$ cat design.v
module ALU (result, read_data_1, read_data_2, shmat, opcode, functioncode);
	input [31:0] read_data_1;
	input [31:0] read_data_2;
	input [4:0] shmat;
	input [5:0] opcode;
	input [5:0] functioncode;
	output reg [31:0] result;
	always @(*)
		begin
		result = 32'b0;
		if(opcode==6'b001000)						 
			result=read_data_1+read_data_2;
		else if(opcode==6'b001001)					 
			result=read_data_1+read_data_2;
		else if(opcode==6'b001100)					 
			result=read_data_1&read_data_2;
		else if(opcode==6'b001101)					 
			result=read_data_1|read_data_2;
		else if(opcode==6'b001010)					 
			result=($signed(read_data_1)<$signed(read_data_2)) ? 32'b1 : 32'b0;
		else if(opcode==6'b001011)					 
			result=(read_data_1<read_data_2) ? 32'b1 : 32'b0;
		else if(opcode==6'b100100 |opcode==6'b100101 |opcode==6'b110000 | opcode==6'b100011  
		| opcode==6'b101000 | opcode==6'b111000 | opcode==6'b101001 | opcode==6'b101011)	 
			result=read_data_1+read_data_2;
		else if(opcode==6'b000000)					 
			begin
			if(functioncode==6'b100000)  
				result=read_data_1+read_data_2;
			else if(functioncode==6'b100001)  
				result=read_data_1+read_data_2;
			else if(functioncode==6'b100100)  
				result=read_data_1 & read_data_2;
			else if(functioncode==6'b100101)  
				result=read_data_1 | read_data_2;
			else if(functioncode==6'b100111)  
				result=~(read_data_1 | read_data_2);
			else if(functioncode==6'b000000)  
				result=read_data_2 << shmat;
			else if(functioncode==6'b101010)  
				result=($signed(read_data_1)<$signed(read_data_2)) ? 32'b1 : 32'b0;
			else if(functioncode==6'b101011)	 
				result=(read_data_1<read_data_2) ? 32'b1 : 32'b0;
			else if(functioncode==6'b000011)	 
				result= $signed(read_data_2) >>> shmat;
			else if(functioncode==6'b000010)  
				result= read_data_2 >> shmat;
			else if(functioncode==6'b100010)  
				result=read_data_1-read_data_2;
			else if(functioncode==6'b100011)  
				result= read_data_1-read_data_2;
			end
		end
endmodule
module mips_registers ( read_data_1, read_data_2, write_data, read_reg_1, read_reg_2, write_reg, signal_reg_write, clk );
	output [31:0] read_data_1, read_data_2;
	input [31:0] write_data;
	input [4:0] read_reg_1, read_reg_2, write_reg;
	input signal_reg_write, clk;
	reg [31:0] registers [31:1];
	always @(posedge clk)
		if (signal_reg_write && write_reg != 5'd0)
			registers[write_reg] <= write_data;
	assign read_data_1 = (read_reg_1 == 5'd0) ? 32'b0 : registers[read_reg_1];
	assign read_data_2 = (read_reg_2 == 5'd0) ? 32'b0 : registers[read_reg_2];
endmodule
module mips_core (
	input         clk,
	input         rst,
	output [31:0] imem_addr,
	input  [31:0] imem_rdata,
	output [31:0] dmem_addr,
	output [31:0] dmem_wdata,
	output [3:0]  dmem_wmask,
	output        dmem_we,
	input  [31:0] dmem_rdata,
	output        wb_en,
	output [4:0]  wb_reg,
	output [31:0] wb_data
);
reg [31:0] PC;
wire [31:0] instruction = imem_rdata;
wire [31:0] read_data_1;
wire [31:0] read_data_2;
wire [31:0] ALU_result;
reg [31:0] ALU_mux;
reg [4:0] REG_dst_mux;
reg [31:0] REG_write_mux;
reg [31:0] MEM_result;
reg write_reg_signal;
reg write_mem_signal;
reg [3:0] mem_mask;
reg [31:0] next_PC;
wire [5:0] opcode = instruction[31:26];
wire [4:0] rs = instruction[25:21];
wire [4:0] rt = instruction[20:16];
wire [4:0] rd = instruction[15:11];
wire [4:0] shmat = instruction[10:6];
wire [5:0] functioncode = instruction[5:0];
wire [15:0] imm = instruction[15:0];
wire [25:0] adress = instruction[25:0];
wire [31:0] PC_plus4 = PC + 32'd4;
wire [31:0] branchadress = {{14{imm[15]}}, imm, 2'b00};
wire [31:0] jumpadress = {PC[31:28], adress, 2'b00};
mips_registers regblock(read_data_1, read_data_2, REG_write_mux, rs, rt, REG_dst_mux, write_reg_signal, clk);
ALU ALUblock(ALU_result, read_data_1, ALU_mux, shmat, opcode, functioncode);
always @(*)
begin
	REG_dst_mux = rt;
	write_reg_signal = 1'b1;
	write_mem_signal = 1'b0;
	mem_mask = 4'b1111;
	ALU_mux = read_data_2;
	REG_write_mux = ALU_result;
	next_PC = PC_plus4;
	if (opcode==6'b100100)           
		MEM_result = {24'b0, dmem_rdata[7:0]};
	else if (opcode==6'b100101)      
		MEM_result = {16'b0, dmem_rdata[15:0]};
	else                             
		MEM_result = dmem_rdata;
	if (opcode==6'b000000)           
		begin
		REG_dst_mux = rd;
		if (functioncode==6'b001000)   
			begin
			write_reg_signal = 1'b0;
			next_PC = read_data_1;
			end
		end
	else                             
		begin
		if (opcode==6'b000011)         
			REG_dst_mux = 5'b11111;
		if (opcode==6'b101000 | opcode==6'b101001 | opcode==6'b111000 | opcode==6'b101011)  
			begin
			write_mem_signal = 1'b1;
			write_reg_signal = 1'b0;
			if (opcode==6'b101000)       
				mem_mask = 4'b0001;
			else if (opcode==6'b101001)  
				mem_mask = 4'b0011;
			end
		else if (opcode==6'b000100 | opcode==6'b000101 | opcode==6'b000010)  
			write_reg_signal = 1'b0;
		if (opcode!=6'b001100 && opcode!=6'b001101)
			ALU_mux = {{16{imm[15]}}, imm};
		else
			ALU_mux = {16'b0, imm};
		if (opcode==6'b000011)         
			REG_write_mux = PC + 32'd8;
		else if (opcode==6'b100011 | opcode==6'b100100 | opcode==6'b100101 | opcode==6'b110000)  
			REG_write_mux = MEM_result;
		else if (opcode==6'b001111)    
			REG_write_mux = {imm, 16'b0};
		if (opcode==6'b000100 && read_data_1==read_data_2)        
			next_PC = PC_plus4 + branchadress;
		else if (opcode==6'b000101 && read_data_1!=read_data_2)   
			next_PC = PC_plus4 + branchadress;
		else if (opcode==6'b000010 | opcode==6'b000011)          
			next_PC = jumpadress;
		end
end
always @(posedge clk)
	if (rst)
		PC <= 32'b0;
	else
		PC <= next_PC;
assign imem_addr  = PC;
assign dmem_addr  = ALU_result;
assign dmem_wdata = read_data_2;
assign dmem_wmask = mem_mask;
assign dmem_we    = write_mem_signal;
assign wb_en      = write_reg_signal && (REG_dst_mux != 5'd0);
assign wb_reg     = REG_dst_mux;
assign wb_data    = REG_write_mux;
endmodule
$ cat run.sh
#!/bin/bash
# the make line also repeats each setting of config.mk as NAME=value (left out here)
make -C /OpenROAD-flow-scripts/flow DESIGN_CONFIG=/design/flow/config.mk WORK_HOME=/design/flow/orfs CLKGATE_MAP_FILE= finish
$ cat config.mk
export PLATFORM = sky130hd
export DESIGN_NAME = mips_core
export DESIGN_NICKNAME = mips_core
export VERILOG_FILES = /design/flow/design.v
export SDC_FILE = /design/flow/constraint.sdc
export NUM_CORES = 4
export LEC_CHECK = 0
export ABC_AREA = 1
export CAP_MARGIN = 20
export CORE_MARGIN = 2
export CORE_UTILIZATION = 72
export CTS_CLUSTER_DIAMETER = 338
export CTS_CLUSTER_SIZE = 21
export PLACE_DENSITY_LB_ADDON = 0.07
export SETUP_SLACK_MARGIN = 0.2
export SLEW_MARGIN = 20
$ cat constraint.sdc
create_clock -name core_clock -period 5.42 [get_ports {clk}]
set_input_delay 1.0840 -clock core_clock [delete_from_list [all_inputs] [get_ports {clk}]]
set_output_delay 1.0840 -clock core_clock [all_outputs]
set_load 0.01 [all_outputs]
==> commit_impl_results.txt, run 1 <==
Store results of the implementation flow

- Total standard cell area after synthesis: about 67000 sq um
- Maximum buffer depth of the clock tree: 3
* Mux share: 0.0451%
- Yosys stat cell total: 8761
- Fraction of registers with async set/reset: 0%
- Chip height: 308 microns
* GRT Overall Usage: a little under 90%
- Total of flip-flops plus latches after synthesis: 1024
* Die width: approximately 310 microns
- For this run the aggregate overflow at the end of global routing stands at 599.
- After technology mapping, the gate count stands at 8761.
* Area of the chip: between 90000 and 100000 sq um
- Instance area after placement: 78900 sq um
- Looking at the clock tree report, the H-tree level count equals 2.
* Number of enable flip-flop cells: 992
* Last stage reached: global routing
- The synthesis report lists the most area-consuming cells as edfxtp_1 (45%), nand2_1 (12%), o21ai_0 (7.4%).
* Complex Gates by Area: between 15 and 20%
- The tree is rooted in a clkbuf_16.
- Mean area per synthesized cell: 7.59 sq um
- After synthesis, the most frequently instantiated cells are nand2_1 (2201), nor2_1 (1121), edfxtp_1 (992).
- Buffers added on ports: 203
- The Yosys step of the flow raised 3 warnings.
- After synthesis, the largest area contributor takes up between 40 and 50% of total cell area.
- Weighted congestion reported at the end of routability-driven placement: roughly 1.3
- XORs/XNORs by Area: approximately 1.5%
- Synthesis produced a netlist with a net count of ~9000.
* Half-perimeter wire length after placement: 218000 microns
* Cell with the most instances after synthesis: nand2_1
- Grouping non-sequential cells by family puts the most area in simple AND/OR/NAND/NOR gates.
- Chip Area, Yosys: 66500 sq um
- First error message: [ERROR GRT-0116] Global routing finished with congestion. Check the congestion regions in the DRC Viewer.
- Number of clock sinks: 1024
* Number of library cell types mapped by synthesis: between 60 and 70
- In this run the standard cell core region covers 91700 sq um.
* Number of core rows: 111
- Fraction of the mapped netlist area in adder cells: 2.48%
- Share of synthesized cell area in and, or, nand and nor gates: 26.9%
* Sequential share of the synthesized area: between 40% and 50%
- Number of top-level design ports: around 210
- Summed over all instances, the cell type with the most area after synthesis is edfxtp_1.
* Most frequently used flop master after synthesis: edfxtp_1
* Floorplan core density: roughly 73%
- Counting the buffers created by CTS gives 54.
- The report puts the hold buffer count at CTS at 0.
- Pre-CTS setup slack: -2300 ps
- The run stopped with a tool error.
per-stage QoR:
stage	hold slack [ps]	cells	total power, mW
2_1_floorplan	521	8761	11.7
3_3_place_gp	511	10800	14.2
3_5_place_dp	514	10800	14.4
4_1_cts	534	11000	19.0
layer usage:
metal	track usage [%]	GRT overflow
met1	86.9	61
met4	84.3	199
met5	59.5	8
met3	78.7	65
met2	95.4	266
timing repair:
| item | 4_1_cts |
|---|---|
| endpoints found under the setup margin | 994 |
| cloned | 34 |
| pin swaps | 144 |
| hold endpoints to repair | 0 |
| gates resized | 647 |
| buffers inserted | 107 |
==> inputs of run 2 (changes only) <==
Settings changed: ABC_AREA 1 to unset, CORE_UTILIZATION 72 to 57, CTS_CLUSTER_DIAMETER 338 to 356, CTS_CLUSTER_SIZE 21 to 15, PLACE_DENSITY set to 0.6, PLACE_DENSITY_LB_ADDON 0.07 to unset, SETUP_SLACK_MARGIN 0.2 to 1.18, TNS_END_PERCENT set to 50.
Clock period 5.42 ns to 6.56 ns, I/O delays scaled along.
==> commit_impl_results.txt, run 2 <==
Add synthesis and place-and-route results

* Run status: complete, but fails checks
* Layout check failures: negative setup slack
- The worst register-to-register path has a setup slack of 630 ps.
* Crit-path slowest cell: or4_4
- The number of buffers added by the clock tree synthesis step is 78 (+44%).
* Chip height: 338 microns (+9.7%)
* Met2 demand-to-capacity share in global routing: about four fifths
- The launch point of the worst min-delay path is recorded as PC[0].
* Global routing met1 resource utilization: approximately 65%
- Per the detailed-route log, wirelength across all metal layers totals roughly 340000 microns.
- Leading post-synthesis cells by cell area: edfxtp_1 (47%), mux4_2 (10%), mux2i_1 (6.5%)
- Initial antenna violation count: 31
* Total of flip-flops plus latches after synthesis: 1024 (unchanged)
- The first global-routing pass estimated 451000 microns of wire.
* Root Driver: clkbuf_16
- For this block, the initial DRC count from the detailed router was 12900.
* Number of buffers inserted by hold repair at cts: 0 (unchanged)
- The script extracted a net switching power of between 5 and 6 mW.
- The number of enable flip-flop cells is 992 (unchanged).
- The cell area after placement is 77800 sq um (-1.3%).
- The share of synthesized area occupied by flip-flops and latches is 47.9% (+2.2 points).
* Number of library cell types mapped by synthesis: 113 (+79%)
- Yosys shows that the main logic family after synthesis is multiplexers.
- Switching power as a share of total power: a little under a third
* Sum Neg Setup Slack: -73370 ps
- Total global-route track usage over all layers is a little under three fifths.
- Layer with the highest usage after global routing: met2
* Slew margin rel.: between 10% and 20%
- Critical Path AT: roughly 6800 ps
- Looking at the power breakdown, the clock network takes 26.2% of the total.
- The synthesized design spends more area on one cell type than any other, namely edfxtp_1.
- Cell internal power dissipation: 11.7 mW
- Worst setup SP type: input port
- The number of levels in the clock H-tree is 3 (+1).
- Final-report setup violation count: 125
* Reg-to-reg startpoint: regblock.registers[8][2]
- Clock network power: 4.50 mW
- Sequential power share: a little over two fifths
- The row count was 122 (+9.9%).
- The first TritonRoute pass finished after 12 iterations.
* Floorplan net count: 5534 (-38%)
* Half-perimeter wire length after placement: 222000 microns (+1.7%)
* Yosys warning count: 3 (unchanged)
* Layout overhead on the synthesized area: 34.6%
- Pins over their slew limit in the final report were tallied at 0.
- Buffers added on ports: 203 (unchanged)
- Power dissipated in combinational cells: roughly 5.3 mW
* Fraction of registers with async set/reset: 0% (unchanged)
* Count of final hold-check violations: 0
- The via count of the first global-routing pass was around 60000.
- Smallest hold slack: 576 ps
* Final critical delay including setup and external delays: around 8100 ps
- Required time at the worst-slack endpoint: 5250 ps
* Pre-CTS setup slack: -2430 ps (-123 ps)
- The area fraction in mux cells was 18.2% (+18 points).
- End point of the critical path: wb_data[31]
- Net count of the finished layout: 6973
- Entering global routing, the biggest net connects 57 pins.
* Most used cell, CP: buf_4
- Clk latency late pin: 720 ps
- Portion of total power attributed to combinational logic: approximately 31%
- Floorplan core density: 57.4% (-15 points)
* Largest fanout of any net on the critical path: 7
* Share of synthesized cell area in and, or, nand and nor gates: 8.54% (-18 points)
- The detailed router placed between 60000 and 70000 vias in this run.
- Leak: around 33 nW
- Chip Area, Yosys: 63500 sq um (-4.6%)
- In the final layout, the fill cell count is 6745.
- After detailed routing, the number of vias per cell comes to 7.73.
- Cells after synthesis: 5338 (-39%)
- Group drawing the most power: sequential cells
* Remaining Overflow, GRT: 0
- Critical Path Max Stage Delay: 510 ps
- Unrepaired setup endpoints after global routing: yes
- Fraction of the mapped netlist area in adder cells: 2.60% (+0.12 points)
* Timing startpoint of the critical path: imem_rdata[21]
- The timing report lists the critical path depth as 27 cells.
- Final worst setup slack: -1580 ps
* Maximum buffer depth of the clock tree: 3 (unchanged)
- Mean area per synthesized cell: 11.9 sq um (+57%)
- The and-or/or-and share of the synthesized area came to 16.5% (+1.1 points).
* Most frequently used flop master after synthesis: edfxtp_1
* Detail Route Antenna Nets: 0
- The script computed a power per unit cell area of 201 nW/um^2.
- The post-synthesis xor/xnor area fraction is 2.21% (+0.72 points).
* Most frequent cells after synthesis: edfxtp_1 (992), nor2_1 (421), mux2i_1 (411)
- Power of the sequential group: 7.38 mW
- The path with the worst hold slack has its endpoint at PC[0].
- TritonRoute reported its final design rule violation total as 0.
- Routing resource usage on met3 recorded by global route was 27.2%.
- TritonCTS built the clock tree.
* Largest delay contributor family on the critical path: AND-OR/OR-AND gates
- Placeable core area: 111000 sq um (+21%)
- Number of warnings in the stage logs: 99
* Instance count along the most critical hold path: 2
- Cell with the most instances after synthesis: edfxtp_1
* Number of clock sinks: 1024 (unchanged)
- The last weighted congestion value of the routability-driven placer is 1.17 (-11%).
- Transition time of the tightest slew-check pin: 1270 ps
- Area of the chip: 114000 sq um (+20%)
- Per the post-CTS timing run, clock transition at the registers of the reported paths is 90 ps.
- Total standard cell area after synthesis: 63500 sq um (-4.6%)
- Summing all non-filler instances in the final layout gives an area of 85500 sq um.
* Die width: 338 microns (+9.7%)
- Logic depth along the worst register-to-register path is recorded as 25.
* Crit Path Category: in2out
- The analysis reports a worst IR drop on VDD of 0.318 mV.
- Yosys stat cell total: 5338 (-39%)
- Worst clock skew: 81.5 ps
- Dividing the detail-routed wire length by the instance count gives 40.4 microns.
* Final critical-path share of the clock period: 124%
- Reg-to-reg critical path endpoint: regblock.registers[16][31]
- CP Capture Type: output port
* Path class of the lowest-slack min-delay path: reg2reg
- The portion of synthesized cell area occupied by the leading cell type came to 46.9% (+2.1 points).
* Number of top-level design ports: 205 (unchanged)
- Derived from the worst setup path, the maximum achievable clock frequency is 123 MHz.
- The timing report notes that buffer and inverter cells on the critical path total 10.
* Max_cap viols: 0
==> run 2: layout make-up <==
type | count | area, sq um | area share (%)
diodes | 21 | 52.6 | 0.0615
well taps | 1488 | 1860 | 2.18
clock buffers | 86 | 2000 | 2.34
repair buffers | 1771 | 16300 | 19.1
inverters | 143 | 554 | 0.649
clock inverters | 5 | 66.3 | 0.0776
flip-flops and latches | 1024 | 30400 | 35.6
multi-input cells | 3759 | 34100 | 40.0
==> run 2: timing repair <==
item | 4_1_cts | 5_1_grt
buffers inserted | 134 | 58
cloned | 15 | 2
setup endpoints to repair | 1112 | 1104
endpoints found under the hold margin | 0 | 0
pin swaps | 219 | 131
resized | 741 | 219
==> run 2: metrics by stage <==
stage / cells / power [mW] / util (%)
after floorplan: 5338 / 9.54 / -
after global placement: 7974 / 11.7 / 70.4
after detailed placement: 7974 / 11.8 / 70.4
after CTS: 8214 / 16.5 / 75.9
after global routing: 8280 / 17.3 / 77.3
final: 8297 / 17.2 / 77.3
==> run 2: routing by layer <==
metal / part of all wire (%) / wire length [microns]
met5: 0.18 / 593
met4: 13 / 43000
met3: 17 / 58200
met2: 40 / 133000
met1: 30 / 101000
==> inputs of run 3 (changes only) <==
Settings changed: CORE_UTILIZATION 57 to 71, CTS_CLUSTER_DIAMETER 356 to 358, CTS_CLUSTER_SIZE 15 to 34, PLACE_DENSITY 0.6 to 0.82, SETUP_SLACK_MARGIN 1.18 to 1.07, SLEW_MARGIN 20 to 35, TNS_END_PERCENT 50 to 5.
Clock period 6.56 ns to 9.31 ns, I/O delays scaled along.
==> commit_impl_results.txt, run 3 <==
Store results of the implementation flow

- The overall die width was 303 microns (-10%).
- By area the synthesized netlist is led by edfxtp_1 (47%), mux4_2 (10%), mux2i_1 (6.5%).
* Weighted congestion reported at the end of routability-driven placement: 1.26 (+7.9%)
- The core area came to 88500 sq um (-20%).
* Number of buffers created by CTS: 36 (-54%)
- Floorplan net count: 5534 (unchanged)
- Last stage reached: global routing
- Post-synth the commonest register cell is edfxtp_1.
- Number of enable flip-flop cells: 992 (unchanged)
- Run status: did not finish
* Buffers added on ports: 203 (unchanged)
- Yosys shows that the main logic family after synthesis is multiplexers.
- Yosys warning count: 3 (unchanged)
- Fraction of the mapped netlist area in adder cells: 2.60% (unchanged)
- Number of library cell types mapped by synthesis: 113 (unchanged)
* Fraction of registers with async set/reset: 0% (unchanged)
- The number of buffers inserted for hold repair after clock tree synthesis is 0 (unchanged).
* Total standard cell area after synthesis: 63500 sq um (unchanged)
* Number of top-level design ports: 205 (unchanged)
- Instance area after placement: 73500 sq um (-5.6%)
* Remaining Overflow, GRT: 1371
- Number of core rows: 109 (-11%)
- Placed Instances: 7186 (-9.9%)
- The number of cell instances after yosys synthesis came to 5338 (unchanged).
- Among all cell types in the netlist, the one instantiated most often is edfxtp_1.
- Share of synthesized cell area in and, or, nand and nor gates: 8.54% (unchanged)
- Root Driver: clkbuf_16
* XORs/XNORs by Area: 2.21% (unchanged)
* Cells after synthesis: 5338 (unchanged)
- The number of clock sinks came to 1024 (unchanged).
* Most frequent cells after synthesis: edfxtp_1 (992), nor2_1 (421), mux2i_1 (411)
- Floorplan core density: 71.7% (+14 points)
* Maximum buffer depth of the clock tree: 3 (unchanged)
- Across every metal layer, demand over resource in global routing totals 89.9%.
- Share of the synthesized area in the top cell type: 46.9% (unchanged)
* Total of flip-flops plus latches after synthesis: 1024 (unchanged)
* H-tree levels: 2 (-1)
- The first error in the log reads "[ERROR GRT-0116] Global routing finished with congestion. Check the congestion regions in the DRC Viewer".
- Sequential share of the synthesized area: 47.9% (unchanged)
- Complex Gates by Area: 16.5% (unchanged)
- Half-perimeter wire length after placement: 222000 microns (+0.21%)
- The pre-CTS worst setup slack is -668 ps (+1760 ps).
* Chip height: 303 microns (-10%)
- Mux share: 18.2% (unchanged)
* Library cell occupying the most area in the post-synthesis netlist: edfxtp_1
- The chip area came to 91800 sq um (-19%).
- The average footprint of a synthesized cell is 11.9 sq um (unchanged).
- Chip Area, Yosys: 63500 sq um (unchanged)
run 3: timing repair:
action                                  in CTS
endpoints found under the hold margin        0
cloned                                       8
pin swaps                                  115
endpoints found under the setup margin      64
resized                                    366
setup buffers                               63
run 3: metal layers:
metal / GRT overflow / global-route usage (%)
met1: 68 / 88.9
met2: 707 / 99.4
met3: 120 / 81.8
met4: 458 / 91.2
met5: 18 / 60.5
==> inputs of run 4 (changes only) <==
Settings changed: ABC_AREA set to 1, CORE_ASPECT_RATIO set to 0.83, CORE_UTILIZATION 71 to 72, CTS_CLUSTER_DIAMETER 358 to 203, CTS_CLUSTER_SIZE 34 to 21, GPL_ROUTABILITY_DRIVEN set to 0, PLACE_DENSITY 0.82 to unset, PLACE_DENSITY_LB_ADDON set to 0.05, SETUP_SLACK_MARGIN 1.07 to 0.53, SLEW_MARGIN 35 to 20, TNS_END_PERCENT 5 to unset.
Clock period 9.31 ns to 5.42 ns, I/O delays scaled along.
==> commit_impl_results.txt, run 4 <==
Store results of the implementation flow

* Root Driver: clkbuf_16
- Number of clock sinks: 1024 (unchanged)
- Cells after synthesis: 8761 (+64%)
- Per the run summary, the flow got no further than global routing.
- The post-synthesis chip area from yosys was 66500 sq um (+4.8%).
- Share of synthesized cell area in and, or, nand and nor gates: 26.9% (+18 points)
- The net count after synthesis came to 8957 (+62%).
* Cell with the most instances after synthesis: nand2_1
- The number of cell instances after yosys synthesis was 8761 (+64%).
- For reference, the top cells by count after synthesis are nand2_1 (2201), nor2_1 (1121), edfxtp_1 (992).
- The flow did not finish.
- The share of synthesized area occupied by flip-flops and latches is 45.7% (-2.2 points).
* Library cell occupying the most area in the post-synthesis netlist: edfxtp_1
* Total of flip-flops plus latches after synthesis: 1024 (unchanged)
- The number of levels in the clock H-tree came to 2 (unchanged).
- The pre-CTS worst setup slack is -2390 ps (-1720 ps).
* Share of the synthesized area in the top cell type: 44.8% (-2.1 points)
- The yosys synthesis warning count came to 3 (unchanged).
- The post-synthesis cell type count was 63 (-44%).
* Top comb family, area: simple AND/OR/NAND/NOR gates
- By area the synthesized netlist is led by edfxtp_1 (45%), nand2_1 (12%), o21ai_0 (7.4%).
* Floorplan core density: 72.7% (+0.97 points)
- The sum of net half-perimeters after detailed placement came to 216000 microns (-2.7%).
- Mean area per synthesized cell: 7.59 sq um (-36%)
- Mux share: 0.0451% (-18 points)
- The post-synthesis xor/xnor area fraction was 1.49% (-0.72 points).
- The total overflow left after global routing is 2507.
- Number of top-level design ports: 205 (unchanged)
- The overall die width came to 338 microns (+11%).
- Buffers added on ports: 203 (unchanged)
- First error message: [ERROR GRT-0116] Global routing finished with congestion. Check the congestion regions in the DRC Viewer.
* Most frequently used flop master after synthesis: edfxtp_1
- Number of core rows: 101 (-7.3%)
- The number of enable flip-flop cells is 992 (unchanged).
- Area of the chip: 94800 sq um (+3.3%)
- The area share of fa/ha/maj cells after synthesis was 2.48% (-0.12 points).
- GRT Overall Usage: between 80% and 90%
* Maximum buffer depth of the clock tree: 3 (unchanged)
- Chip height: 281 microns (-7.3%)
- The number of buffers added by the clock tree synthesis step was 54 (+50%).
* Total standard cell area after synthesis: 66500 sq um (+4.8%)
- Complex Gates by Area: 15.4% (-1.1 points)
- The core area came to 91500 sq um (+3.4%).
- The async set-or-reset flop fraction in the synthesized netlist was 0% (unchanged).
==> run 4: per-stage QoR <==
step                      instance area [sq um]  std cells  util [%]   TNS, ps  power (mW)
after detailed placement                  79200      10900      86.6  -1044690        14.4
after global placement                    79200      10900      86.6   -882130        14.2
after CTS                                 84500      11100      92.3    -83830        19.0
after floorplan                           67400       8761         -    -14030        11.7
==> run 4: layer usage <==
layer / global-route usage [%] / GRT overflow
met5: 64.3 / 92
met3: 82.7 / 567
met2: 96.2 / 753
met4: 80.9 / 361
met1: 90.6 / 734
==> run 4: what timing repair did <==
| item | CTS |
|---|---|
| setup buffers | 108 |
| hold endpoints to repair | 0 |
| gates resized | 717 |
| setup endpoints to repair | 1076 |
| cloned | 33 |
| hold buffers | 0 |
| pin swaps | 167 |
==> inputs of run 5 (changes only) <==
Settings changed: ABC_AREA 1 to unset, CORE_ASPECT_RATIO 0.83 to unset, CORE_UTILIZATION 72 to 69, CTS_CLUSTER_DIAMETER 203 to 303, CTS_CLUSTER_SIZE 21 to 98, GPL_ROUTABILITY_DRIVEN 0 to unset, PLACE_DENSITY set to 0.6, PLACE_DENSITY_LB_ADDON 0.05 to unset, SETUP_SLACK_MARGIN 0.53 to 2.69.
Clock period 5.42 ns to 9.88 ns, I/O delays scaled along.
==> commit_impl_results.txt, run 5 <==
Store results of the implementation flow

- Remaining Overflow, GRT: 205
- The number of instances in the synthesized netlist was 5338 (-39%).
* Buffers added on ports: 203 (unchanged)
* Number of library cell types mapped by synthesis: 113 (+79%)
- The net count after synthesis was 5534 (-38%).
- Leading post-synthesis cells by cell area: edfxtp_1 (47%), mux4_2 (10%), mux2i_1 (6.5%)
* Floorplan core density: 69.5% (-3.2 points)
* Mux share: 18.2% (+18 points)
- The first error in the log reads "[ERROR GRT-0116] Global routing finished with congestion. Check the congestion regions in the DRC Viewer".
- Complex Gates by Area: 16.5% (+1.1 points)
- Number of core rows: 111 (+9.9%)
* GRT Overall Usage: 80.2%
* Die width: 307 microns (-9.0%)
- The chip area is 94400 sq um (-0.41%).
- The number of buffers on the longest clock path was 3 (unchanged).
* Share of the synthesized area in the top cell type: 46.9% (+2.1 points)
- The simple-gate share of the synthesized area came to 8.54% (-18 points).
- Looking at the cell usage after synthesis, the top flip-flop cell is edfxtp_1.
* Total standard cell area after synthesis: 63500 sq um (-4.6%)
* Half-perimeter wire length after placement: 214000 microns (-1.2%)
* XORs/XNORs by Area: 2.21% (+0.72 points)
* Number of enable flip-flop cells: 992 (unchanged)
* Yosys warning count: 3 (unchanged)
- Number of top-level design ports: 205 (unchanged)
* Fraction of the mapped netlist area in adder cells: 2.60% (+0.12 points)
- Chip height: 307 microns (+9.4%)
* Total of flip-flops plus latches after synthesis: 1024 (unchanged)
* Most frequent cells after synthesis: edfxtp_1 (992), nor2_1 (421), mux2i_1 (411)
* Root Driver: clkbuf_16
* Placeable core area: 91400 sq um (-0.12%)
- Mean area per synthesized cell: 11.9 sq um (+57%)
- Last stage reached: global routing
- The post-synthesis chip area from yosys was 63500 sq um (-4.6%).
- The number of clock sinks was 1024 (unchanged).
- H-tree levels: 1 (-1)
* Fraction of registers with async set/reset: 0% (unchanged)
- Top comb family, area: multiplexers
* Pre-CTS setup slack: -553 ps (+1840 ps)
* Cell with the most instances after synthesis: edfxtp_1
- Library cell occupying the most area in the post-synthesis netlist: edfxtp_1
- The instance count after placement with tap cells included was 6972 (-36%).
- The number of cell instances after yosys synthesis was 5338 (-39%).
- Number of buffers created by CTS: 14 (-74%)
- The flow did not finish.
- Weighted congestion reported at the end of routability-driven placement: 1.26
- The share of synthesized area occupied by flip-flops and latches was 47.9% (+2.2 points).
[run 5: timing repair]
action / in CTS
resized: 603
pin swaps: 191
buffers inserted: 138
cloned: 13
hold buffers: 0
setup endpoints to repair: 774
[run 5: layer usage]
layer  track usage, %  GRT overflow
met1             81.6             4
met2             94.1            79
met3             66.2            12
met4             79.6           109
met5             36.1             1
[run 5: per-stage QoR]
stage | hold slack (ps) | area (sq um)
floorplan | 505 | 64900
CTS | 562 | 75500
detailed placement | 534 | 71700
global placement | 525 | 71700
==> inputs of run 6 (changes only) <==
Settings changed: CORE_UTILIZATION 69 to 57, CTS_CLUSTER_DIAMETER 303 to 335, CTS_CLUSTER_SIZE 98 to unset, SETUP_SLACK_MARGIN 2.69 to 1.2, TNS_END_PERCENT set to 50.
Clock period 9.88 ns to 6.56 ns, I/O delays scaled along.
==> commit_impl_results.txt, run 6 <==
Add synthesis and place-and-route results

* Run status: complete, but fails checks
* Layout check failures: negative setup slack
* Largest net degree at the start of global routing: approximately 57
- Mux share: 18.2% (unchanged)
* Detail Route Antenna Nets: 0
* Start point of the worst min-delay path: PC[0]
- The post-synthesis cell type count was 113 (unchanged).
* Drt pass-1 iters: 8
* Max Clk Rate: 123 MHz
* Chip height: 338 microns (+9.9%)
- Internal power comes to 12.6 mW.
- Via density per instance: 7.74
- Die width: 338 microns (+9.9%)
* Clk latency late pin: 740 ps
* Final critical delay including setup and external delays: 8100 ps
- The number of enable flip-flop cells is 992 (unchanged).
* Pre-CTS setup slack: -2430 ps (-1870 ps)
- The initial core utilization was 57.4% (-12 points).
- The number of synthesized register bits is 1024 (unchanged).
* Critical Path AT: between 6000 and 7000 ps
- The number of buffers added by the clock tree synthesis step was 100 (+86).
- In this run the layout overhead on the synthesized area is reported as 36.0%.
- In this run the static leakage power is 33.4 nW.
- The worst setup path is of the in2out kind.
* Fraction of registers with async set/reset: 0% (unchanged)
- Weighted congestion reported at the end of routability-driven placement: 1.17 (-7.5%)
- Yosys stat cell total: 5338 (unchanged)
* Yosys warning count: 3 (unchanged)
* Cell with the most instances after synthesis: edfxtp_1
- TritonCTS built the clock tree.
- The share of synthesized area occupied by flip-flops and latches was 47.9% (unchanged).
- Final worst setup slack: -1540 ps
- Pins over their slew limit in the final report were tallied at 0.
* Unrepaired setup endpoints after global routing: yes
- Number of clock sinks: 1024 (unchanged)
- The initial antenna violation count came to 24.
- H-tree levels: 3 (+2)
* Most frequently used flop master after synthesis: edfxtp_1
* Slew margin rel.: 19.2%
* First-pass GRT wire length: 455000 microns
* Register-to-register path setup slack: 340 ps
* Worst reg2reg path depth: 28
* Finished Cell Area: 86300 sq um
* Buffers added on ports: 203 (unchanged)
- The share of total power dissipated in sequential elements is 40.2%.
* Maximum buffer depth of the clock tree: 3 (unchanged)
- The slowest stage of the critical path belongs to the cell mux4_2.
* CP Capture Type: output port
- Share of synthesized cell area in and, or, nand and nor gates: 8.54% (unchanged)
- For this run, the share of the core covered by cells in the final layout is 78.1%.
* Max_cap viols: 0
- Placeable core area: 111000 sq um (+21%)
- GRT Overall Usage: between 50% and 60%
- The endpoint of the worst hold path is reported as PC[0].
* Total standard cell area after synthesis: 63500 sq um (unchanged)
* Portion of total power attributed to combinational logic: about 29%
- For the worst reg-to-reg path, the endpoint reported by OpenROAD is regblock.registers[18][12].
* Mean area per synthesized cell: 11.9 sq um (unchanged)
* Most used cell, CP: buf_6
* Share of the synthesized area in the top cell type: 46.9% (unchanged)
- Sorting the synthesized cells by area gives the leading types as edfxtp_1 (47%), mux4_2 (10%), mux2i_1 (6.5%).
- The number of top-level pins came to 205 (unchanged).
* Floorplan net count: 5534 (unchanged)
- Power attributed to sequential cells is 7.38 mW.
- The cell area after placement was 77800 sq um (+8.5%).
* Clock network power: around 5.7 mW
- Worst clock skew: 45.2 ps
- For this run, the slowest stage of the critical path takes roughly 550 ps.
* Remaining Overflow, GRT: 0
- Total power for the finished layout comes to 18.4 mW.
* Path class of the lowest-slack min-delay path: reg2reg
- Largest fanout of any net on the critical path: 8
- Most frequent cells after synthesis: edfxtp_1 (992), nor2_1 (421), mux2i_1 (411)
* Relative contribution of the clock network to total power: 30.9%
- The post-synthesis chip area from yosys was 63500 sq um (unchanged).
* Fraction of the mapped netlist area in adder cells: 2.60% (unchanged)
- Instance count along the most critical hold path: 2
- The DRC violation total left in the routed layout is recorded as 0.
* Library cell occupying the most area in the post-synthesis netlist: edfxtp_1
- Number of vias in the routed layout: 65000
- The post-synthesis xor/xnor area fraction came to 2.21% (unchanged).
- Worst setup SP type: input port
- The final timing report lists a hold violation count of 0.
- The net count of the finished layout is 6999.
- In the CTS report, the clock slew at the register clock pins of the worst setup and hold paths is listed as about 60 ps.
- Timing startpoint of the critical path: imem_rdata[16]
- Power dissipated in combinational cells: 5.29 mW
- Transition time of the tightest slew-check pin: 1210 ps
* End point of the critical path: wb_data[25]
* Logic depth of the worst path, buffers included: 27
* Reg-to-reg startpoint: regblock.registers[25][4]
- For this block, the initial DRC count from the detailed router was 12800.
* Half-perimeter wire length after placement: 222000 microns (+3.8%)
- Wirelength per Cell: 40.4 microns
- Switching power as a share of total power: 31.6%
- Summed over all layers, the routed wires come to 339000 microns.
* Crit path buf inv count: 10
- The kind of cell with the highest combined delay along the critical path is AND-OR/OR-AND gates.
* Group drawing the most power: sequential cells
* Number of core rows: 122 (+9.9%)
* Complex Gates by Area: 16.5% (unchanged)
- Root Driver: clkbuf_16
* Switching power: around 5.8 mW
* Number of warnings in the stage logs: between 90 and 100
- Looking at the VDD voltage map, the peak drop is 0.407 mV.
* Top comb family, area: multiplexers
- Cells after synthesis: 5338 (unchanged)
- Final-report setup violation count: 95
- Required time at the worst-slack endpoint: around 5300 ps
- The report lists the power per cell area as 213 nW/um^2.
- Of the available clock period, the critical path in the final layout requires 124%.
* Area of the chip: 114000 sq um (+21%)
- Number of global-route vias before repair: 60800
run 6: layer usage:
layer,up-vias,wire [microns],global-route usage (%)
met5,-,153,0.553
met4,12,44200,53.3
met3,2746,59400,27.1
met2,7640,135000,79.6
met1,30400,100000,64.8
li1,24100,-,-
run 6: final cells by class:
class / count / area, sq um
Multi-Input combinational cell: 3759 / 34100
Sequential cell: 1024 / 30400
Fill cell: 6586 / 24200
Timing Repair Buffer: 1775 / 16300
Clock buffer: 115 / 2600
Tap cell: 1488 / 1860
Inverter: 143 / 551
Clock inverter: 66 / 485
Antenna cell: 19 / 47.5
run 6: repair_timing:
| action | in CTS | in global routing |
|---|---|---|
| cloned | 11 | 5 |
| hold buffers | 0 | 0 |
| pin swaps | 179 | 153 |
| buffers inserted | 99 | 99 |
| endpoints found under the setup margin | 1112 | 1113 |
| gates resized | 667 | 257 |
run 6: through the flow:
stage	TNS [ps]	std cells	hold WS, ps
final	-74220	8389	578
after global routing	-77690	8377	605
after CTS	-57880	8265	570
after detailed placement	-654360	7974	562
after global placement	-618150	7974	547
after floorplan	-18580	5338	505
==> inputs of run 7 (changes only) <==
Settings changed: CORE_UTILIZATION 57 to 40, CTS_CLUSTER_DIAMETER 335 to unset, SETUP_SLACK_MARGIN 1.2 to 2.85, TNS_END_PERCENT 50 to unset.
Clock period 6.56 ns to 11.8 ns, I/O delays scaled along.
==> commit_impl_results.txt, run 7 <==
Add synthesis and place-and-route results

* Complex Gates by Area: 16.5% (unchanged)
* Max_cap viols: 0 (unchanged)
* Clock network power: 3.46 mW (-39%)
- Switching power as a share of total power: 31.2% (-0.37 points)
- The leakage power total is 30.1 nW (-9.9%).
- Placeable core area: 158000 sq um (+43%)
* Relative contribution of the clock network to total power: 33.7% (+2.8 points)
* Register-to-register path setup slack: 5740 ps (+5400 ps)
- STA classifies the critical path endpoint as an output port.
* Number of clock sinks: 1024 (unchanged)
- The summed area of non-filler cells in the final layout was 82100 sq um (-4.9%).
- The net switching component of the power is 3.20 mW (-45%).
- The main area contributors are edfxtp_1 (47%), mux4_2 (10%), mux2i_1 (6.5%).
* First-pass GRT wire length: 454000 microns (-0.18%)
* Total design power: 10.3 mW (-44%)
- Remaining Overflow, GRT: 0 (unchanged)
* Power density over the cells: 125 nW/um^2 (-41%)
- Largest fanout of any net on the critical path: 26 (+18)
- Instance area after placement: 71000 sq um (-8.8%)
- The initial antenna violation count was 18 (-25%).
- The number of enable flip-flop cells is 992 (unchanged).
- The chip height came to 402 microns (+19%).
- Final critical delay including setup and external delays: about 10000 ps
* Fraction of registers with async set/reset: 0% (unchanged)
* Cells after synthesis: 5338 (unchanged)
* Run status: timing/DRC/antenna clean
- Buffers added on ports: 203 (unchanged)
- The tally of nets with antenna violations remaining after routing is 0 (unchanged).
- Crit-path slowest cell: o221ai_1
- Largest delay contributor family on the critical path: AND-OR/OR-AND gates
- Setup repair after global routing could not meet its margin everywhere.
- Drt pass-1 iters: 8 (unchanged)
* Most frequently used flop master after synthesis: edfxtp_1
- The layout filler cell count was 13600 (+110%).
* Worst setup SP type: input port
- Maximum VDD drop: 0.142 mV (-65%)
* Final-report setup violation count: 0 (-100%)
- Instance count along the most critical hold path: 2 (unchanged)
- The number of levels in the clock H-tree is 3 (unchanged).
- Reg-to-reg startpoint: PC[2]
- The number of failing hold endpoints at the final stage was 0 (unchanged).
- Start point of the worst min-delay path: PC[0]
* Number of library cell types mapped by synthesis: 113 (unchanged)
* CTS tree: yes
- The first-iteration detailed-routing DRC count is 8686 (-32%).
- Layout overhead on the synthesized area: 29.3%
- The post-synthesis chip area from yosys was 63500 sq um (unchanged).
- The number of buffers added by the clock tree synthesis step came to 109 (+9.0%).
- Of all cell types, the one taking the most synthesized area is edfxtp_1.
- The worst slew margin relative to its limit is 16.4% (-2.7 points).
* Critical Path AT: 7630 ps (+840 ps)
- Cell internal power dissipation: 7.06 mW (-44%)
- The sum of net half-perimeters after detailed placement is 231000 microns (+4.1%).
- Via density per instance: 6.98 (-9.9%)
- The number of DRC violations after detailed routing came to 0 (unchanged).
- Max-slew violations: 0 (unchanged)
- Crit path buf inv count: 8 (-2)
- Mux share: 18.2% (unchanged)
- Worst Hold Path EP: PC[0]
- The portion of synthesized cell area occupied by the leading cell type came to 46.9% (unchanged).
* End point of the critical path: wb_data[25]
- Transition time of the tightest slew-check pin: 1250 ps (+41.1 ps)
- The overall die width came to 402 microns (+19%).
* Number of global-route vias before repair: 54000 (-11%)
- Power of the sequential group: 4.10 mW (-44%)
- Critical Path Max Stage Delay: 410 ps (-140 ps)
* Most frequent cells after synthesis: edfxtp_1 (992), nor2_1 (421), mux2i_1 (411)
- Mean area per synthesized cell: 11.9 sq um (unchanged)
* Floorplan core density: 40.2% (-17 points)
* Total of flip-flops plus latches after synthesis: 1024 (unchanged)
* Yosys stat cell total: 5338 (unchanged)
* Overall routed net length: 340000 microns (+0.36%)
- Static timing analysis puts the maximum clock frequency at 100 MHz.
- Smallest hold slack: 552 ps (-26.1 ps)
- The area share of fa/ha/maj cells after synthesis was 2.60% (unchanged).
- Clk latency late pin: 780 ps (+40 ps)
* Number of core rows: 146 (+20%)
* Number of vias in the routed layout: 57200 (-12%)
* Sequential share of the synthesized area: 47.9% (unchanged)
- Worst clock skew: 91.6 ps (+46.4 ps)
- Reg-to-reg critical path endpoint: PC[30]
- Timing startpoint of the critical path: imem_rdata[22]
* Path class of the lowest-slack min-delay path: reg2reg
* Sequential power share: 40.0% (-0.2 points)
- The post-synthesis xor/xnor area fraction is 2.21% (unchanged).
* Crit Path Category: in2out
- Largest net degree at the start of global routing: 75 (+32%)
* Weighted congestion reported at the end of routability-driven placement: 1.07 (-8.4%)
* Floorplan net count: 5534 (unchanged)
- The global-route total usage across every layer was 40.5% (-17 points).
* Worst reg2reg path depth: 18 (-36%)
* Sum Neg Setup Slack: 0 ps (+74220 ps)
- Final critical-path share of the clock period: 84.7% (-39 points)
* Clock input transition at the sequential cells of the worst setup and hold paths: 60 ps (about the same)
* Number of top-level design ports: 205 (unchanged)
- Yosys warning count: 3 (unchanged)
* Top comb family, area: multiplexers
* Share of synthesized cell area in and, or, nand and nor gates: 8.54% (unchanged)
- The most frequently used library cell after synthesis is edfxtp_1.
* Logic depth of the worst path, buffers included: 25 (-7.4%)
- Number of warnings in the stage logs: 94 (-2.1%)
- The final routed wire length divided by cell count was 41.5 microns (+2.6%).
- The number of nets at the end of the flow is 6232 (-11%).
* Required time at the worst-slack endpoint: 9440 ps (+4190 ps)
* Maximum buffer depth of the clock tree: 3 (unchanged)
- Portion of total power attributed to combinational logic: 26.3% (-2.5 points)
* Total standard cell area after synthesis: 63500 sq um (unchanged)
- The chip area came to 162000 sq um (+42%).
- Looking at the clock tree report, the root buffer type is clkbuf_16.
* Power dissipated in combinational cells: 2.70 mW (-49%)
* Group drawing the most power: sequential cells
==> run 7: layout make-up <==
| class | count | area, sq um | area share [%] |
|---|---|---|---|
| Timing Repair Buffer | 998 | 10400 | 12.7 |
| Sequential cell | 1024 | 30400 | 37.1 |
| Antenna cell | 10 | 25.0 | 0.0305 |
| Multi-Input combinational cell | 3760 | 34500 | 42.0 |
| Tap cell | 2072 | 2590 | 3.16 |
| Clock inverter | 69 | 729 | 0.889 |
| Inverter | 143 | 576 | 0.701 |
| Clock buffer | 131 | 2830 | 3.45 |
==> run 7: metal layers <==
layer / GRT usage, % / up-vias / wire (microns)
li1: - / 22600 / -
met1: 51.3 / 29000 / 122000
met2: 61.3 / 4465 / 147000
met3: 9.01 / 1180 / 39200
met4: 29.5 / 14 / 31700
met5: 0 / - / 91
==> run 7: repair_timing <==
action | CTS | global route
endpoints found under the hold margin | 0 | 0
endpoints found under the setup margin | 64 | 64
gates resized | 562 | 459
gates cloned | 31 | 7
pin swaps | 153 | 230
setup buffers | 158 | 133
hold buffers | 0 | 0
==> run 7: metrics by stage <==
step / std cells / utilization, % / setup WS (ps)
final: 8207 / 52.0 / 1810
after global routing: 8201 / 51.9 / 1740
after CTS: 8057 / 50.1 / 1800
after detailed placement: 7668 / 44.9 / -199
after global placement: 7667 / 44.9 / -197
after floorplan: 5338 / - / 2230
==> inputs of run 8 (changes only) <==
Settings changed: CELL_PAD_IN_SITES_DETAIL_PLACEMENT set to 0, CORE_UTILIZATION 40 to 72, CTS_CLUSTER_SIZE set to 75, GPL_ROUTABILITY_DRIVEN set to 1, HOLD_SLACK_MARGIN set to -0.07, MIN_ROUTING_LAYER set to met1, PLACE_DENSITY 0.6 to unset, PLACE_DENSITY_LB_ADDON set to 0.28, SETUP_SLACK_MARGIN 2.85 to 0.11, SLEW_MARGIN 20 to 25.
Clock period 11.8 ns to 4.44 ns, I/O delays scaled along.
==> commit_impl_results.txt, run 8 <==
Store results of the implementation flow

- The run stopped with a tool error.
- Last stage reached: clock tree synthesis
- First error message: [ERROR DPL-0033] detailed placement checks failed during check placement.
- Cell with the most instances after synthesis: edfxtp_1
- The post-synthesis chip area from yosys came to 63500 sq um (unchanged).
* Half-perimeter wire length after placement: 232000 microns (+0.47%)
* Area of the chip: 90600 sq um (-44%)
- The initial core utilization was 72.9% (+33 points).
- The net count after synthesis is 5534 (unchanged).
- The overall die width is 301 microns (-25%).
- Total standard cell area after synthesis: 63500 sq um (unchanged)
- Pre-CTS setup slack: -3580 ps (-3380 ps)
* Complex Gates by Area: 16.5% (unchanged)
- The async set-or-reset flop fraction in the synthesized netlist is 0% (unchanged).
- The number of cell instances after yosys synthesis was 5338 (unchanged).
- Grouping non-sequential cells by family puts the most area in multiplexers.
- Leading post-synthesis cells by cell area: edfxtp_1 (47%), mux4_2 (10%), mux2i_1 (6.5%)
* Placeable core area: 87000 sq um (-45%)
- The number of enable flip-flop cells was 992 (unchanged).
- Cells after synthesis: 5338 (unchanged)
* Buffers added on ports: 203 (unchanged)
- The row count was 108 (-26%).
* Number of library cell types mapped by synthesis: 113 (unchanged)
* Instance area after placement: 78200 sq um (+10%)
- Weighted congestion reported at the end of routability-driven placement: 1.45 (+35%)
- Yosys warning count: 3 (unchanged)
- The portion of synthesized cell area occupied by the leading cell type is 46.9% (unchanged).
* Fraction of the mapped netlist area in adder cells: 2.60% (unchanged)
* Total of flip-flops plus latches after synthesis: 1024 (unchanged)
- In the synthesized netlist, the cells that appear most often are edfxtp_1 (992), nor2_1 (421), mux2i_1 (411).
- Among all flip-flop cells after synthesis, the most frequent one is edfxtp_1.
- XORs/XNORs by Area: 2.21% (unchanged)
- Mux share: 18.2% (unchanged)
* Mean area per synthesized cell: 11.9 sq um (unchanged)
- The simple-gate share of the synthesized area was 8.54% (unchanged).
- Chip height: 301 microns (-25%)
- The number of top-level pins is 205 (unchanged).
* Sequential share of the synthesized area: 47.9% (unchanged)
- Library cell occupying the most area in the post-synthesis netlist: edfxtp_1
==> run 8: metrics by stage <==
| stage | TNS (ps) | instances | hold WS (ps) | utilization [%] |
|---|---|---|---|---|
| 2_1_floorplan | -1757230 | 5338 | 505 | - |
| 3_3_place_gp | -2215350 | 7754 | 546 | 89.8 |
| 3_5_place_dp | -2553710 | 7754 | 577 | 89.8 |
==> inputs of run 9 (changes only) <==
Settings changed: CELL_PAD_IN_SITES_GLOBAL_PLACEMENT set to 1, CORE_MARGIN 2 to 3, CORE_UTILIZATION 72 to 53, CTS_CLUSTER_SIZE 75 to unset, HOLD_SLACK_MARGIN -0.07 to -0.04, PLACE_DENSITY_LB_ADDON 0.28 to unset, SETUP_SLACK_MARGIN 0.11 to 1.38, TNS_END_PERCENT set to 5.
Clock period 4.44 ns to 7.59 ns, I/O delays scaled along.
==> commit_impl_results.txt, run 9 <==
Add synthesis and place-and-route results

- The area fraction in mux cells came to 18.2% (unchanged).
- Transition time of the tightest slew-check pin: 1260 ps
* Final critical-path share of the clock period: 109%
* Worst clock skew: 94.1 ps
- Number of enable flip-flop cells: 992 (unchanged)
- Half-perimeter wire length after placement: 230000 microns (-0.75%)
- Mean area per synthesized cell: 11.9 sq um (unchanged)
* Instance count along the most critical hold path: 2
- Most frequently used flop master after synthesis: edfxtp_1
- The synthesized area is 63500 sq um (unchanged).
- The worst setup path is captured at an output port.
* Yosys stat cell total: 5338 (unchanged)
* Fraction of registers with async set/reset: 0% (unchanged)
- The number of synthesized register bits was 1024 (unchanged).
- On the final layout, the worst hold slack is 507 ps.
- In this run the critical register-to-register path is launched from regblock.registers[11][6].
- Max_cap viols: 0
- According to the finish report, the design has a final net count of between 6000 and 7000.
- Root Driver: clkbuf_16
- The post-synthesis chip area from yosys was 63500 sq um (unchanged).
- By startpoint and endpoint, the worst setup path is classified as in2out.
- Number of global-route vias before repair: 59500
* Register-to-register path setup slack: between 1500 and 2000 ps
- Placed Instances: 7996 (+3.1%)
* Complex Gates by Area: 16.5% (unchanged)
* Leading post-synthesis cells by cell area: edfxtp_1 (47%), mux4_2 (10%), mux2i_1 (6.5%)
* H-tree levels: 3
- From the final report, the count of setup violators was given as 56.
* Group drawing the most power: sequential cells
* Fraction of the mapped netlist area in adder cells: 2.60% (unchanged)
- Final critical delay including setup and external delays: 8300 ps
* Weighted congestion reported at the end of routability-driven placement: 1.12 (-22%)
* Leak: about 33 nW
* Cell internal power dissipation: 11.2 mW
- Layout check failures: negative setup slack
- GRT Overall Usage: 51.9%
* Count of final hold-check violations: 0
- Crit path buf inv count: 10
- The slowest stage of the critical path is the a222oi_1 cell.
* End point of the critical path: wb_data[22]
- The net count after synthesis is 5534 (unchanged).
- After routing, the total negative slack on setup checks comes to -25540 ps.
- The chip area is 124000 sq um (+37%).
- According to the timing report, the arrival time at the worst endpoint equals slightly below 7000 ps.
- Layout overhead on the synthesized area: 34.1%
- Once detail routing completed, the nets flagged for antenna violations numbered 0.
- XORs/XNORs by Area: 2.21% (unchanged)
* Reg-to-reg critical path endpoint: regblock.registers[17][27]
- Number of buffers inserted by hold repair at cts: 0
- Power dissipated in combinational cells: 4.38 mW
* Buffers added on ports: 203 (unchanged)
- Largest fanout of any net on the critical path: 8
- Unrepaired setup endpoints after global routing: yes
* Number of vias in the routed layout: around 62000
* Most used cell, CP: buf_4
* First-pass GRT wire length: between 400000 and 500000 microns
* Die width: 352 microns (+17%)
- TritonCTS built the clock tree.
* Slew margin rel.: approximately 16%
- Chip height: 352 microns (+17%)
* Share of synthesized cell area in and, or, nand and nor gates: 8.54% (unchanged)
- Relative contribution of the clock network to total power: 33.8%
- Timing startpoint of the critical path: imem_rdata[18]
- The row count came to 126 (+17%).
* Worst reg2reg path depth: 28
- The core area is 118000 sq um (+36%).
* Drt pass-1 iters: 7
- Entering global routing, the biggest net connects approximately 60 pins.
* Clock network power: 5.49 mW
- The global route stage reports its total congestion overflow as 0.
* Number of library cell types mapped by synthesis: 113 (unchanged)
- The OpenROAD report gives the critical path a required time of 6070 ps.
- The number of instances in the synthesized netlist came to 5338 (unchanged).
- Number of clock sinks: between 1000 and 1500
- After synthesis, the largest family of logic cells by area is multiplexers.
- The wire length recorded after detailed routing is 331000 microns.
- The portion of synthesized cell area occupied by the leading cell type was 46.9% (unchanged).
* Largest delay contributor family on the critical path: AND-OR/OR-AND gates
* Path class of the lowest-slack min-delay path: reg2reg
- Power density over the cells: about 190 nW/um^2
- Switching power: 5.01 mW
- The power report attributes to the combinational group a share of 27.0%.
* Floorplan core density: 53.6% (-19 points)
* Initial antenna violation count: 18
- Library cell occupying the most area in the post-synthesis netlist: edfxtp_1
- Using the TritonRoute via totals, the vias-per-cell ratio works out to 7.41.
- Maximum VDD drop: ~0.27 mV
- Sequential share of the synthesized area: 47.9% (unchanged)
* Number of buffers created by CTS: roughly 110
- Sequential power share: 39.2%
- Max-slew violations: 0
- Logic depth of the worst path, buffers included: 29
* Clock input transition at the sequential cells of the worst setup and hold paths: 70 ps
- In the routed design, unresolved DRC markers number 0.
- On the worst path, the slowest cell contributes a delay of between 400 and 500 ps.
- Number of top-level design ports: 205 (unchanged)
- Yosys warning count: 3 (unchanged)
- The highest clock rate this design can be run at is 120 MHz.
- Worst Hold Path EP: PC[0]
- Cell with the most instances after synthesis: edfxtp_1
- Number of warnings in the stage logs: 97
- Counting the fill cells in the layout gives between 8000 and 9000.
- Worst setup SP type: input port
- Run status: complete, but fails checks
* Start point of the worst min-delay path: PC[0]
* Cell Count, Final, Fillers Out: between 8000 and 9000
* Switching power as a share of total power: between 30 and 40%
- In the synthesized netlist, the cells that appear most often are edfxtp_1 (992), nor2_1 (421), mux2i_1 (411).
* Power of the sequential group: 6.38 mW
* Final worst setup slack: -712 ps
- Clk latency late pin: 780 ps
- Wirelength per Cell: 39.7 microns
- Initial DRC Count: 9829
- The longest clock path from root to sink contains 3 buffers.
run 9: cell type report:
class | count | area (sq um) | area share [%]
Tap cell | 1600 | 2000 | 2.35
Clock buffer | 120 | 2710 | 3.18
Multi-Input combinational cell | 3759 | 33900 | 39.9
Clock inverter | 76 | 911 | 1.07
Sequential cell | 1024 | 30400 | 35.7
Timing Repair Buffer | 1613 | 14600 | 17.1
Inverter | 143 | 549 | 0.645
Antenna cell | 13 | 32.5 | 0.0382
run 9: timing repair:
action,4_1_cts,5_1_grt
resized,683,198
endpoints found under the setup margin,888,756
cloned,12,0
pin swaps,194,111
buffers inserted,101,30
hold endpoints to repair,0,0
run 9: stage by stage:
step	area, sq um	power [mW]	util, %	setup WS (ps)
finish	85200	16.2	71.9	-712
global route	85100	16.5	71.9	-765
CTS	84100	15.8	71.0	-526
detailed placement	77000	10.2	65.1	-1520
global placement	77000	10.1	65.1	-1590
floorplan	64700	8.25	-	-294
run 9: per-layer routing:
layer,track usage [%],share of wire (%)
met1,60.6,32
met2,75.9,42
met3,17.9,15
met4,45.6,12
met5,0.577,0.046
==> inputs of run 10 (changes only) <==
Settings changed: ABC_AREA set to 1, CAP_MARGIN 20 to 5, CELL_PAD_IN_SITES_DETAIL_PLACEMENT 0 to 2, CELL_PAD_IN_SITES_GLOBAL_PLACEMENT 1 to 3, CORE_MARGIN 3 to 2, CORE_UTILIZATION 53 to 40, CTS_CLUSTER_SIZE set to 37, GPL_ROUTABILITY_DRIVEN 1 to unset, GPL_TIMING_DRIVEN set to 0, HOLD_SLACK_MARGIN -0.04 to unset, MIN_ROUTING_LAYER met1 to unset, SETUP_SLACK_MARGIN 1.38 to 2.95, SLEW_MARGIN 25 to 20, TNS_END_PERCENT 5 to unset.
Clock period 7.59 ns to 12.0 ns, I/O delays scaled along.
==> commit_impl_results.txt, run 10 <==
Store results of the implementation flow

- Cells after synthesis: 8761 (+64%)
- Share of synthesized cell area in and, or, nand and nor gates: 26.9% (+18 points)
- The flow did not finish.
* Total of flip-flops plus latches after synthesis: 1024 (unchanged)
- The number of levels in the clock H-tree was 3 (unchanged).
- The net count after synthesis is 8957 (+62%).
- The number of buffers inserted for hold repair after clock tree synthesis came to 0 (unchanged).
* GRT Overall Usage: between 80% and 90%
- Most frequent cells after synthesis: nand2_1 (2201), nor2_1 (1121), edfxtp_1 (992)
* Area of the chip: 170000 sq um (+37%)
* Weighted congestion reported at the end of routability-driven placement: 1.12 (+0.12%)
- Library cell occupying the most area in the post-synthesis netlist: edfxtp_1
- The pre-CTS worst setup slack is -2920 ps (-1400 ps).
* Number of clock sinks: 1024 (unchanged)
* Number of library cell types mapped by synthesis: 63 (-44%)
* Floorplan core density: 40.3% (-13 points)
- Mean area per synthesized cell: 7.59 sq um (-36%)
* Yosys stat cell total: 8761 (+64%)
- The number of buffers on the longest clock path was 3 (unchanged).
* Half-perimeter wire length after placement: 391000 microns (+70%)
- Fraction of registers with async set/reset: 0% (unchanged)
- Yosys warning count: 3 (unchanged)
- Share of the synthesized area in the top cell type: 44.8% (-2.1 points)
- XORs/XNORs by Area: 1.49% (-0.72 points)
- The area share of fa/ha/maj cells after synthesis is 2.48% (-0.12 points).
- The core area was 165000 sq um (+39%).
- Number of top-level design ports: 205 (unchanged)
- Most frequently used flop master after synthesis: edfxtp_1
* Complex Gates by Area: 15.4% (-1.1 points)
- Leading post-synthesis cells by cell area: edfxtp_1 (45%), nand2_1 (12%), o21ai_0 (7.4%)
* Total standard cell area after synthesis: 66500 sq um (+4.8%)
* Remaining Overflow, GRT: between 1000 and 1500
- The area fraction in mux cells was 0.0451% (-18 points).
- The chip height came to 412 microns (+17%).
* Root Driver: clkbuf_16
- Die width: 412 microns (+17%)
* First error message: [ERROR GRT-0232] Routing congestion too high. Check the congestion heatmap in the GUI.
- Last stage reached: global routing
* Chip Area, Yosys: 66500 sq um (+4.8%)
- The count of input and output buffers came to 197 (-3.0%).
- Cell with the most instances after synthesis: nand2_1
- The share of synthesized area occupied by flip-flops and latches came to 45.7% (-2.2 points).
- Number of core rows: 149 (+18%)
* Number of buffers created by CTS: 117 (+11%)
- The cell area after placement is 73600 sq um (-4.4%).
* Top comb family, area: simple AND/OR/NAND/NOR gates
- The number of enable flip-flop cells is 992 (unchanged).
-- run 10: per-layer routing --
layer / GRT usage, % / GRT overflow
met5: 63.2 / 13
met4: 81.0 / 383
met3: 79.7 / 132
met2: 94.7 / 412
met1: 87.8 / 134
-- run 10: through the flow --
stage                     std cells  setup TNS (ps)
after global placement        11100         -561980
after floorplan                8761               0
after CTS                     11600               0
after detailed placement      11200          -85520
-- run 10: repair_timing --
item	in CTS
endpoints found under the setup margin	938
gates resized	1002
pin swaps	64
gates cloned	15
buffers inserted	102
==> inputs of run 11 (changes only) <==
Settings changed: ABC_AREA 1 to unset, CAP_MARGIN 5 to 20, CELL_PAD_IN_SITES_DETAIL_PLACEMENT 2 to unset, CELL_PAD_IN_SITES_GLOBAL_PLACEMENT 3 to unset, CTS_CLUSTER_SIZE 37 to unset, GPL_TIMING_DRIVEN 0 to unset, PLACE_DENSITY set to 0.6, SETUP_SLACK_MARGIN 2.95 to 0.2.
==> commit_impl_results.txt, run 11 <==
Add synthesis and place-and-route results

- The critical path runs through a total of 24 cells.
- Total of flip-flops plus latches after synthesis: 1024 (unchanged)
- Subtracting the final worst setup slack from the clock period gives 11680 ps.
- By startpoint and endpoint, the worst setup path is classified as in2out.
* Number of buffers inserted by hold repair at cts: 0 (unchanged)
- Fraction of the mapped netlist area in adder cells: 2.60% (+0.12 points)
- Across the run, the number of max-cap violations was 0.
* Total standard cell area after synthesis: 63500 sq um (-4.6%)
- The global routing report lists combined usage of all routing layers as 37.7%.
* Number of clock sinks: 1024 (unchanged)
* Share of the synthesized area in the top cell type: 46.9% (+2.1 points)
* Most frequent cells after synthesis: edfxtp_1 (992), nor2_1 (421), mux2i_1 (411)
* Complex Gates by Area: 16.5% (+1.1 points)
* Reg-to-reg critical path endpoint: regblock.registers[16][31]
- The initial core utilization came to 40.2% (-0.14 points).
* Crit path buf inv count: 7
- Looking at the hold checks, the worst path lands on PC[0].
- Switching power as a share of total power: 30.3%
* Pre-CTS setup slack: 118 ps (+3040 ps)
- Clock input transition at the sequential cells of the worst setup and hold paths: ~70 ps
- Leading post-synthesis cells by cell area: edfxtp_1 (47%), mux4_2 (10%), mux2i_1 (6.5%)
* End point of the critical path: wb_data[0]
* First-pass GRT wire length: 426000 microns
* Layout overhead on the synthesized area: 17.5%
- Combinational logic burns approximately 22% of the power.
- Measured in cells, the most critical reg-to-reg path has a length of 25.
* Cells after synthesis: 5338 (-39%)
- Registers take 30400 sq um.
- H-tree levels: 3 (unchanged)
- Max Clk Rate: approximately 86 MHz
* Weighted congestion reported at the end of routability-driven placement: 1.10 (-2.6%)
- Initial antenna violation count: 11
- Via density per instance: 6.87
* Die width: 402 microns (-2.3%)
- The via count of the first global-routing pass came to 51900.
- The critical path goes through clkbuf_4, buf_4, nor3b_2, buf_4, a221o_1, a211oi_1, a211oi_2, a21boi_1, ha_1, clkinv_1, a21oi_1, a31oi_1, o21a_1, a211oi_1, buf_4, o211ai_1, nand3_1, a21o_1, a21oi_1, a2111oi_0, o31a_1, a21o_1, buf_12, clkdlybuf4s50_1.
- The number of enable flip-flop cells is 992 (unchanged).
* Clock network power: 3.31 mW
- Setup repair after global routing left no endpoint under its margin.
* Chip height: 402 microns (-2.3%)
- The simple-gate share of the synthesized area is 8.54% (-18 points).
* Max-slew violations: 0
- Number of buffers created by CTS: 107 (-8.5%)
* Transition time of the tightest slew-check pin: 1280 ps
- The sum of net half-perimeters after detailed placement came to 221000 microns (-44%).
- CTS tree: yes
- The synthesized design spends more area on one cell type than any other, namely edfxtp_1.
- Leak: 27.2 nW
* Cell with the most instances after synthesis: edfxtp_1
* Floorplan net count: 5534 (-38%)
- Mux share: 18.2% (+18 points)
- Placeable core area: 158000 sq um (-4.2%)
- Final worst setup slack: 318 ps
- Remaining Overflow, GRT: 0
- Number of vias in the routed layout: 54700
* Relative contribution of the clock network to total power: 35.0%
- Root Driver: clkbuf_16
- Chip Area, Yosys: 63500 sq um (-4.6%)
- Internal power comes to about 6.6 mW.
- The final hold violation count recorded for this run is 0.
- Number of core rows: 146 (-2.0%)
- DRC Markers: 0
- Per the log, the first TritonRoute iteration ended with a DRC count of about 8300.
- Area of the chip: 162000 sq um (-4.5%)
- Buffers added on ports: 203 (+3.0%)
- For flop-to-flop paths, the worst setup slack is 4970 ps.
- The async set-or-reset flop fraction in the synthesized netlist was 0% (unchanged).
- Tracing the worst setup path back leads to its startpoint at imem_rdata[19].
- Slew margin rel.: 13.4%
* Maximum buffer depth of the clock tree: 3 (unchanged)
- Detail Route Antenna Nets: 0
- Core Util, Final: 47.2%
* Critical Path Max Stage Delay: 560 ps
* Largest delay contributor family on the critical path: AND-OR/OR-AND gates
* Largest fanout of any net on the critical path: 22
* Final critical-path share of the clock period: 97.3%
- The number of cell instances after yosys synthesis is 5338 (-39%).
- The path class of the tightest hold or removal check is reg2reg.
- The completed layout was analyzed and its total power is between 9 and 10 mW.
- Worst setup SP type: input port
- In this run the critical register-to-register path is launched from regblock.registers[30][0].
- Power of the sequential group: 4.03 mW
- The share of synthesized area occupied by flip-flops and latches was 47.9% (+2.2 points).
- Entering global routing, the biggest net connects 75 pins.
- Required time at the worst-slack endpoint: 9600 ps
* Instance count along the most critical hold path: 2
- Number of top-level design ports: 205 (unchanged)
- Run status: timing/DRC/antenna clean
- Wirelength per Cell: 39.5 microns
- In this run the most critical hold path is launched from PC[0].
- The final layout contains routed wiring with a total length of 314000 microns.
- Per the summary, power density relative to cell area is roughly 130 nW/um^2.
- Mean area per synthesized cell: 11.9 sq um (+57%)
- Top comb family, area: multiplexers
* Number of warnings in the stage logs: between 90 and 100
* Layout filler cell count: 14200
- The yosys synthesis warning count was 3 (unchanged).
- The post-synthesis cell type count was 113 (+79%).
- Maximum VDD drop: 0.157 mV
* Switching power: ~2.9 mW
- For the final database, setup skew stands at 79.7 ps.
- Most frequently used flop master after synthesis: edfxtp_1
* Smallest hold slack: roughly 560 ps
- In the power breakdown, the biggest contributor is sequential cells.
- Clk latency late pin: 760 ps
- The first detailed-routing pass ran for 7 iterations.
* Footprint of the multi-input gates: about 31000 sq um
- At the end of the flow, the number of nets in the layout was 5980.
- For this design, the slowest cell found on the critical path is clkdlybuf4s50_1.
- The timing report shows the most common cell along the critical path to be buf_4.
- CP Capture Type: output port
- Data on the critical path arrives at its endpoint at 9280 ps.
- Per report_power, the sequential group accounts for between 40 and 50% of the total.
* Power dissipated in combinational cells: about 2.1 mW
- Setup violations remaining at the end of the flow were counted as 0.
* XORs/XNORs by Area: 2.21% (+0.72 points)
==> run 11: final cells by class <==
cell class | instances | area share (%)
well taps | 2072 | 3.47
repair buffers | 749 | 8.83
clock inverters | 69 | 0.949
flip-flops and latches | 1024 | 40.8
clock buffers | 128 | 3.69
multi-input cells | 3759 | 41.5
inverters | 143 | 0.719
diodes | 8 | 0.0268
==> run 11: metal layers <==
| metal | share of wire [%] | track usage, % | vias to the layer above |
|---|---|---|---|
| met4 | 7.9 | 24.1 | 6 |
| li1 | - | - | 22100 |
| met2 | 44 | 57.7 | 3977 |
| met5 | 0.013 | 0 | - |
| met3 | 11 | 9.02 | 937 |
| met1 | 37 | 48.0 | 27700 |
==> run 11: timing repair <==
action                                  in CTS  in global routing
gates cloned                                 0                  3
endpoints found under the hold margin        0                  0
pin swaps                                    1                  4
endpoints found under the setup margin       1                  4
resized                                      2                 29
buffers inserted                             0                  4
==> run 11: per-stage QoR <==
step	TNS (ps)	cells	cell area, sq um
global placement	-266	7738	70900
detailed placement	0	7739	70900
finish	0	7952	74600
CTS	0	7936	74300
floorplan	0	5338	63500
global route	0	7947	74600
Power and IR drop assume default switching activity.
